==> inputs of 07-02 <==
Design apollo_top, start of the top module:
module apollo_top(
	input clk,
   input rst_n,
	input rs232_rx,	 
	output rs232_tx,	 
	input[7:0] in_ad_data,
	output out_ad_clk,
	output Sftclk,
	output Lchclk,
	output SDout,
	output test1,
	output test2
    );
wire[7:0] tx_in;
wire tx_write;
wire[7:0] rx_out;
wire rx_over;
my_uart	uart(	.clk(clk),
					.rst_n(rst_n),
					.rs232_rx(rs232_rx),
					.rs232_tx(rs232_tx),
					.tx_in(tx_in),
					.tx_write(tx_write),
					.rx_out(rx_out),
					.rx_over(rx_over)
					);
wire[7:0] recv_in;
wire recv_write;
wire recv_en;
wire recv_rst;
wire [7:0] scode;
wire scode_rdy;
wire [7:0] level;
controller controller(	.clk(clk),
								.rst_n(rst_n),
								.rx_out(rx_out),
								.rx_over(rx_over),
								.recv_in(recv_in),
								.recv_write(recv_write),
								.tx_in(tx_in),
								.tx_write(tx_write),
								.recv_ce(recv_en),
								.recv_rst(recv_rst),
								.scode(scode),
								.scode_rdy(scode_rdy),
								.level(level)
								);
segment_driver segment(	.clk(clk),
								.rst_n(rst_n),
								.bin({2'b00, scode}),
								.refresh(scode_rdy),
								.Sftclk(Sftclk),
								.Lchclk(Lchclk),
								.SDout(SDout));
wire[7:0] ad_data_in;
wire ad_data_rdy;
wire recv_rst_n = rst_n & recv_rst;
ad_driver ad_driver(	.clk(clk),
							.ce(recv_en),
							.rst_n(recv_rst_n),
							.din(in_ad_data),
							.clk_out(out_ad_clk),
							.dout(ad_data_in),
							.ready(ad_data_rdy));
receiver receiver(	.clk(clk),
							.ce(recv_en),
							.rst_n(recv_rst_n),
							.level(level),
							.din(ad_data_in),
							.den(ad_data_rdy),
							.dout(recv_in),
							.drdy(recv_write),
							.test1(test1),
							.test2(test2));
endmodule
Settings: LEC_CHECK=0, CAP_MARGIN=20, CELL_PAD_IN_SITES_GLOBAL_PLACEMENT=3, CORE_MARGIN=2, CORE_UTILIZATION=40, GPL_TIMING_DRIVEN=0, SETUP_SLACK_MARGIN=-0.13, SLEW_MARGIN=20; clock period 20.0 ns.
run.sh (not shown) runs the stock make flow with config.mk's settings and CLKGATE_MAP_FILE=.
==> 01-25 (differences from 07-02) <==
==> flow/config.mk (replaced) <==
export PLATFORM = sky130hd
export DESIGN_NAME = apollo_top
export DESIGN_NICKNAME = apollo_top
export VERILOG_FILES = /design/flow/design.v
export SDC_FILE = /design/flow/constraint.sdc
export NUM_CORES = 4
export LEC_CHECK = 0
export CAP_MARGIN = 20
export CORE_MARGIN = 2
export CORE_UTILIZATION = 72
export PLACE_DENSITY_LB_ADDON = 0.0
export SETUP_SLACK_MARGIN = 1.15
export SLEW_MARGIN = 20
==> flow/constraint.sdc (replaced) <==
create_clock -name core_clock -period 4.45 [get_ports {clk}]
set_input_delay 0.8900 -clock core_clock [delete_from_list [all_inputs] [get_ports {clk}]]
set_output_delay 0.8900 -clock core_clock [all_outputs]
set_load 0.01 [all_outputs]
==> 10-08 (differences from 07-02) <==
--- a/flow/config.mk
+++ b/flow/config.mk
@@ -6,9 +6,7 @@
 export NUM_CORES = 4
 export LEC_CHECK = 0
 export CAP_MARGIN = 20
-export CELL_PAD_IN_SITES_GLOBAL_PLACEMENT = 3
 export CORE_MARGIN = 2
 export CORE_UTILIZATION = 40
-export GPL_TIMING_DRIVEN = 0
-export SETUP_SLACK_MARGIN = -0.13
+export PLACE_DENSITY = 0.6
 export SLEW_MARGIN = 20
==> flow/constraint.sdc (replaced) <==
create_clock -name core_clock -period 4.95 [get_ports {clk}]
set_input_delay 0.9900 -clock core_clock [delete_from_list [all_inputs] [get_ports {clk}]]
set_output_delay 0.9900 -clock core_clock [all_outputs]
set_load 0.01 [all_outputs]
==> notes <==
- Critical path depth is the same in 01-25 and 10-08.
- In synthesized cell count, 01-25 and 07-02 do not differ.
- Via count: 10-08 < 01-25 < 07-02.
- Of 07-02 and 10-08, 10-08 has the higher total power (gap 75%, measured against 10-08).
- In clock power, 01-25 is at 4.1 times the value of 07-02.
- Synthesized area is the same in 07-02 and 01-25.
- 10-08 ran to the end with no violations. 01-25 went through all stages and came out clean. 07-02 ran to the end with no violations.
- Routed wire length, lowest first: 10-08, 01-25, 07-02.
- Clock skew, highest first: 01-25, 07-02, 10-08.
- Setup slack: 07-02 > 01-25 > 10-08.
- Of 01-25 and 07-02, 07-02 has the higher cell area (gap 3.3%, measured against 07-02).
- Utilization, highest first: 01-25, 07-02, 10-08.
==> figures <==
item	10-08	07-02	01-25
Clock buffers and inverters, area share	0.07634	0.07856	0.07414
Number of core rows	138	138	103
Leakage power	31.32 nW	31.66 nW	31.19 nW
Postcts setup bufs	0	0	2
Layout overhead on the synthesized area	12.87%	14.76%	10.95%
Die Height	381.5 um	381.5 um	285.4 um
Bufs w/o clock	71	238	67
Post-route insts no fill	6464	6645	5599
Result of the run	no timing/DRC/antenna violations	no timing/DRC/antenna violations	no timing/DRC/antenna violations
Number of inserted filler cells in the final layout	12890	13150	4413
Met1 layer usage reported by global route	0.1841	0.2281	0.3647
Chip area	145600 um^2	145600 um^2	81450 um^2
Clock latency at the later pin of the worst-skew pair	0.75 ns	0.76 ns	0.73 ns
PwrDens	347.5 nW/um^2	86.43 nW/um^2	385.6 nW/um^2
Iter 0 DRT Violations	1742	1430	2101
Endpoint arrival time on the critical path	2.82 ns	3.31 ns	2.32 ns
Switching power of the nets	4.604 mW	1.173 mW	4.935 mW
Slowest cell on the critical path	sky130_fd_sc_hd__clkdlybuf4s50_1	sky130_fd_sc_hd__clkdlybuf4s50_1	sky130_fd_sc_hd__dfrtp_1
Sequential Power	11.3 mW	2.80 mW	12.6 mW
Length of routed met3 wiring	2988 um	3279 um	3329 um
Avg WL per Cell	14.47 um	16.84 um	17.03 um
Worst setup startpoint	ad_driver.dout[1]	controller.level_r[6]	ad_driver.dout[1]
Delay of the slowest cell on the worst path	0.49 ns	0.72 ns	0.43 ns
Power figures rest on the tool's default switching activity, not on a simulated workload.
